== v1 ==
// breakout
module breakout(
    input logic clk,
    input logic right,
    input logic left,
    input logic reset,
    output logic [2:0] red,
    output logic [2:0] green,
    output logic [2:0] blue,
    output logic hsync,
    output logic vsync
    );
Size: about 1,700 cells after synthesis, ~160 flip-flops, about 15 I/O pins.
export LEC_CHECK = 0
export ABC_AREA = 1
export CAP_MARGIN = 20
export CELL_PAD_IN_SITES_DETAIL_PLACEMENT = 1
export CELL_PAD_IN_SITES_GLOBAL_PLACEMENT = 2
export CORE_ASPECT_RATIO = 1.16
export CORE_MARGIN = 2
export CORE_UTILIZATION = 40
export CTS_CLUSTER_DIAMETER = 291
export GPL_ROUTABILITY_DRIVEN = 0
export MAX_ROUTING_LAYER = met4
export SLEW_MARGIN = 20
create_clock -name core_clock -period 8.0 [get_ports {clk}]
run.sh (not shown) runs the stock make flow with config.mk's settings and CLKGATE_MAP_FILE=.
Setup changes, v1 to v31
==> flow/config.mk <==
export PLATFORM = sky130hd
export DESIGN_NAME = breakout
export DESIGN_NICKNAME = breakout
export VERILOG_FILES = /design/flow/design.v
export SDC_FILE = /design/flow/constraint.sdc
export NUM_CORES = 4
export LEC_CHECK = 0
export CAP_MARGIN = 20
export CORE_MARGIN = 2
export CORE_UTILIZATION = 59
export CTS_CLUSTER_DIAMETER = 259
export CTS_CLUSTER_SIZE = 100
export SLEW_MARGIN = 20
export TNS_END_PERCENT = 10
Combinational share of cell area in v31 is 1.2 points higher than in v1
v31: instance area after placement about 12% below v1
Share of the clock period used by the worst path, v31 and v1: lower on v1
NOTE: post-layout instance count excluding filler cells in v31 falls short of that of v1
Core util | v31 vs v1 | v31 higher
Relative to v1, the final cell area reported for v31 is lower.
v31 vs v1, width of the chip went down by 16%.
#### Input delta (v7 over v31)
diff --git a/flow/config.mk b/flow/config.mk
--- a/flow/config.mk
+++ b/flow/config.mk
@@ -10,3 +10 @@
-export CORE_UTILIZATION = 59
-export CTS_CLUSTER_DIAMETER = 259
-export CTS_CLUSTER_SIZE = 100
+export CORE_UTILIZATION = 22
@@ -14 +11,0 @@
-export TNS_END_PERCENT = 10
==> flow/constraint.sdc <==
create_clock -name core_clock -period 12.5 [get_ports {clk}]
set_input_delay 2.5000 -clock core_clock [delete_from_list [all_inputs] [get_ports {clk}]]
set_output_delay 2.5000 -clock core_clock [all_outputs]
set_load 0.01 [all_outputs]
--- outcome ---
Both conditions hold for v7: the flow ran to the end and the final layout passed the timing, DRC and antenna checks.
v31 went all the way through the flow, and no timing, DRC or antenna check failed.
v7 vs. v31: cell count of the worst reg-to-reg path shows a reduction of 1; portion of the clock cycle consumed by the worst path in the final layout shows a reduction of 20 points; power share of the sequential group picked up an extra 1.7 points; wire length of the first global-routing pass up about 3%.
v7 vs v31: proportion of total power due to net switching down
Post-route cell area for v7: 4.0% up relative to v31
NOTE first-iteration DRC count v31->v7 decreased by more than 10%
Here is what was changed in the inputs of v26 compared with v7.
diff --git a/flow/config.mk b/flow/config.mk
--- a/flow/config.mk
+++ b/flow/config.mk
@@ -10 +10 @@
-export CORE_UTILIZATION = 22
+export CORE_UTILIZATION = 40
==> flow/constraint.sdc <==
create_clock -name core_clock -period 8.0 [get_ports {clk}]
set_input_delay 1.6000 -clock core_clock [delete_from_list [all_inputs] [get_ports {clk}]]
set_output_delay 1.6000 -clock core_clock [all_outputs]
set_load 0.01 [all_outputs]
[summary]
Re count of buffer and inverter cells on the critical path: no difference whatsoever between v26 and v7. All-layer global routing usage: v7 and v26 compared, higher one is v26. v26 against v7: number of pins exceeding their max-slew limit in the final report held steady; area added between synthesis and finish shrank by 2.5 points; maximum number of pins on one net before global-route repair shrank by 3; critical path depth held steady; worst IR drop on VDD grew by 42%.

---

run A:
Starting RTL as in the previous note.
Settings: LEC_CHECK=0, CAP_MARGIN=20, CORE_MARGIN=2, CORE_UTILIZATION=71, CTS_CLUSTER_DIAMETER=91, PLACE_DENSITY_LB_ADDON=0.09, SETUP_SLACK_MARGIN=0.41, SLEW_MARGIN=20; clock period 1.37 ns.
Stage in which a tool error killed run A: clock tree synthesis.
[inputs] run B vs run A
diff --git a/flow/config.mk b/flow/config.mk
--- a/flow/config.mk
+++ b/flow/config.mk
@@ -9,6 +9,3 @@
 export CORE_MARGIN = 2
-export CORE_UTILIZATION = 71
-export CTS_CLUSTER_DIAMETER = 91
-export PLACE_DENSITY_LB_ADDON = 0.09
-export SETUP_SLACK_MARGIN = 0.41
+export CORE_UTILIZATION = 47
 export SLEW_MARGIN = 20
==> flow/constraint.sdc <==
create_clock -name core_clock -period 6.49 [get_ports {clk}]
set_input_delay 1.2980 -clock core_clock [delete_from_list [all_inputs] [get_ports {clk}]]
set_output_delay 1.2980 -clock core_clock [all_outputs]
set_load 0.01 [all_outputs]
Findings:
- Run B ended with every stage complete and zero timing, DRC or antenna violations.
- Run B: die area is 0.0074 mm^2 higher than what run A reported.
- Comparing area after detailed placement for run A and run B, the smaller number came from run B.
- Comparing run A and run B, the lower placed instance count is on run B.
- From run A to run B the numbers moved as follows: site row count rose by 10, weighted congestion reported at the end of routability-driven placement fell by 13%.
## Diff of input files: run C against run B
diff --git a/flow/config.mk b/flow/config.mk
--- a/flow/config.mk
+++ b/flow/config.mk
@@ -9,3 +9,3 @@
 export CORE_MARGIN = 2
-export CORE_UTILIZATION = 47
+export CORE_UTILIZATION = 40
 export SLEW_MARGIN = 20
For number of max-cap violations, run B and run C come out practically identical. Status: power share of the combinational group parity (run C, run B). Compared with run B, in run C number of global-route vias before repair higher; sequential share of layout area lower; clock period minus worst slack lower. Run C falls short of run B in total wirelength of the detailed-routed design. Area added between synthesis and finish for run C is higher than for run B.
### run C -> run D
diff --git a/flow/config.mk b/flow/config.mk
--- a/flow/config.mk
+++ b/flow/config.mk
@@ -10,2 +10,3 @@
 export CORE_UTILIZATION = 40
+export SETUP_SLACK_MARGIN = -0.14
 export SLEW_MARGIN = 20
- Both conditions hold for run C: the flow ran to the end and the final layout passed the timing, DRC and antenna checks.
- Both conditions hold for run D: the flow ran to the end and the final layout passed the timing, DRC and antenna checks.
- Compared with run C, in run D detailed placer's ending HPWL ~0 delta, number of routed nets with antenna violations ~0 delta, total routing resource utilization after global routing ~0 delta, multi-input logic portion of the cell area ~0 delta, clock network power ~0 delta.
- Comparing run D against run C, there is no change at all in initial standard-cell utilization of the core.
- Via count came out exactly the same in run C and run D.
## Diff of input files: run E against run D
diff --git a/flow/config.mk b/flow/config.mk
--- a/flow/config.mk
+++ b/flow/config.mk
@@ -7,6 +7,6 @@
 export LEC_CHECK = 0
+export ABC_AREA = 1
 export CAP_MARGIN = 20
 export CORE_MARGIN = 2
-export CORE_UTILIZATION = 40
-export SETUP_SLACK_MARGIN = -0.14
+export CORE_UTILIZATION = 71
 export SLEW_MARGIN = 20
==> flow/constraint.sdc <==
create_clock -name core_clock -period 6.5 [get_ports {clk}]
set_input_delay 1.3000 -clock core_clock [delete_from_list [all_inputs] [get_ports {clk}]]
set_output_delay 1.3000 -clock core_clock [all_outputs]
set_load 0.01 [all_outputs]
[summary]
- Run E was carried through to the last stage, and its layout satisfied the timing, DRC and antenna checks.
- Sort run D and run E by net switching power of the design desc -> top: run D
- Run E gives more count of clock-buffer cells in the layout than run D did.
- From run D to run E the numbers moved as follows: measured slew at the worst slew-check pin went up, fraction of the mapped netlist area in compound gates shrank by 11 points, number of non-clock inverters up 135, instance tally after logic synthesis saw an increase.
- The higher final cell utilization of the core of run D and run E is in run E.
- Lower hold slack goes to run E over run D.
- Compared with run D, count of non-CTS buffers in the layout in run E decreased by a few percent.
## Diff of input files: run F against run E
diff --git a/flow/config.mk b/flow/config.mk
--- a/flow/config.mk
+++ b/flow/config.mk
@@ -10,3 +10,5 @@
 export CORE_MARGIN = 2
-export CORE_UTILIZATION = 71
+export CORE_UTILIZATION = 72
+export CTS_CLUSTER_SIZE = 10
+export HOLD_SLACK_MARGIN = 0.26
 export SLEW_MARGIN = 20
==> flow/constraint.sdc <==
create_clock -name core_clock -period 3.79 [get_ports {clk}]
set_input_delay 0.7580 -clock core_clock [delete_from_list [all_inputs] [get_ports {clk}]]
set_output_delay 0.7580 -clock core_clock [all_outputs]
set_load 0.01 [all_outputs]
==> results <==
- In run F the implementation completed, yet the final layout does not meet the checks, the culprit being negative setup slack.
- Run F ended up with more standard cells than run E.
- Looking only at clock-buffer cell count, and setting everything else aside, the lower value of run E and run F goes to run F.
- Higher instance count after placement with tap cells included goes to run F over run E.
- Between run E and run F, the difference in worst hold slack is negligible.
- Looking at global-route usage, run F sits 5.7 points higher than run E does.
- Diff run E -> run F: cell area after layout shows an increase of about 10%; wire length shows an increase of 8.0 mm; combinational cell fraction of total power shows an increase of 3.7 points.

---

## run H
breakout again, from the RTL that the note above started with.
Design breakout, start of the top module:
module breakout(
    input logic clk,
    input logic right,
    input logic left,
    input logic reset,
    output logic [2:0] red,
    output logic [2:0] green,
    output logic [2:0] blue,
    output logic hsync,
    output logic vsync
    );
clock: 1.37 ns
lec_check: 0
abc_area: 1
cap_margin: 20
core_margin: 2
core_utilization: 72
cts_cluster_diameter: 91
cts_cluster_size: 80
place_density_lb_addon: 0.09
setup_slack_margin: 0.41
slew_margin: 20
Run H did not run to completion, as it errored out during 4_1_cts.
Here is what was changed in the inputs of run Y compared with run H.
-- flow/config.mk --
<<< run H, line 11
export CORE_UTILIZATION = 72
export CTS_CLUSTER_DIAMETER = 91
export CTS_CLUSTER_SIZE = 80
export PLACE_DENSITY_LB_ADDON = 0.09
export SETUP_SLACK_MARGIN = 0.41
export SLEW_MARGIN = 20
>>> run Y, line 11
export CORE_UTILIZATION = 72
export PLACE_DENSITY_LB_ADDON = 0.02
export SLEW_MARGIN = 20
==> flow/constraint.sdc <==
create_clock -name core_clock -period 3.61 [get_ports {clk}]
set_input_delay 0.7220 -clock core_clock [delete_from_list [all_inputs] [get_ports {clk}]]
set_output_delay 0.7220 -clock core_clock [all_outputs]
set_load 0.01 [all_outputs]
[summary]
Diff run Y..run H | yosys stat chip area | unchanged
Height of the die delta (run H -> run Y): insignificant
Re cell area after placement: run H was higher than run Y.
The lower global placement routability congestion of run Y and run H is in run Y.
On number of placed cells counting well taps, the higher figure sits with run H, not run Y.
The remaining runs in run Y and run H completed every stage, whereas run H halted early.
Run Y: flow complete, layout not clean; failing: negative setup slack
Tool error DPL-0038 stopped run H during 4_1_cts; no final results.
Detailed-placement wirelength estimate, run Y and run H, lower one = run Y.
Power is estimated from default activity; no workload was simulated.
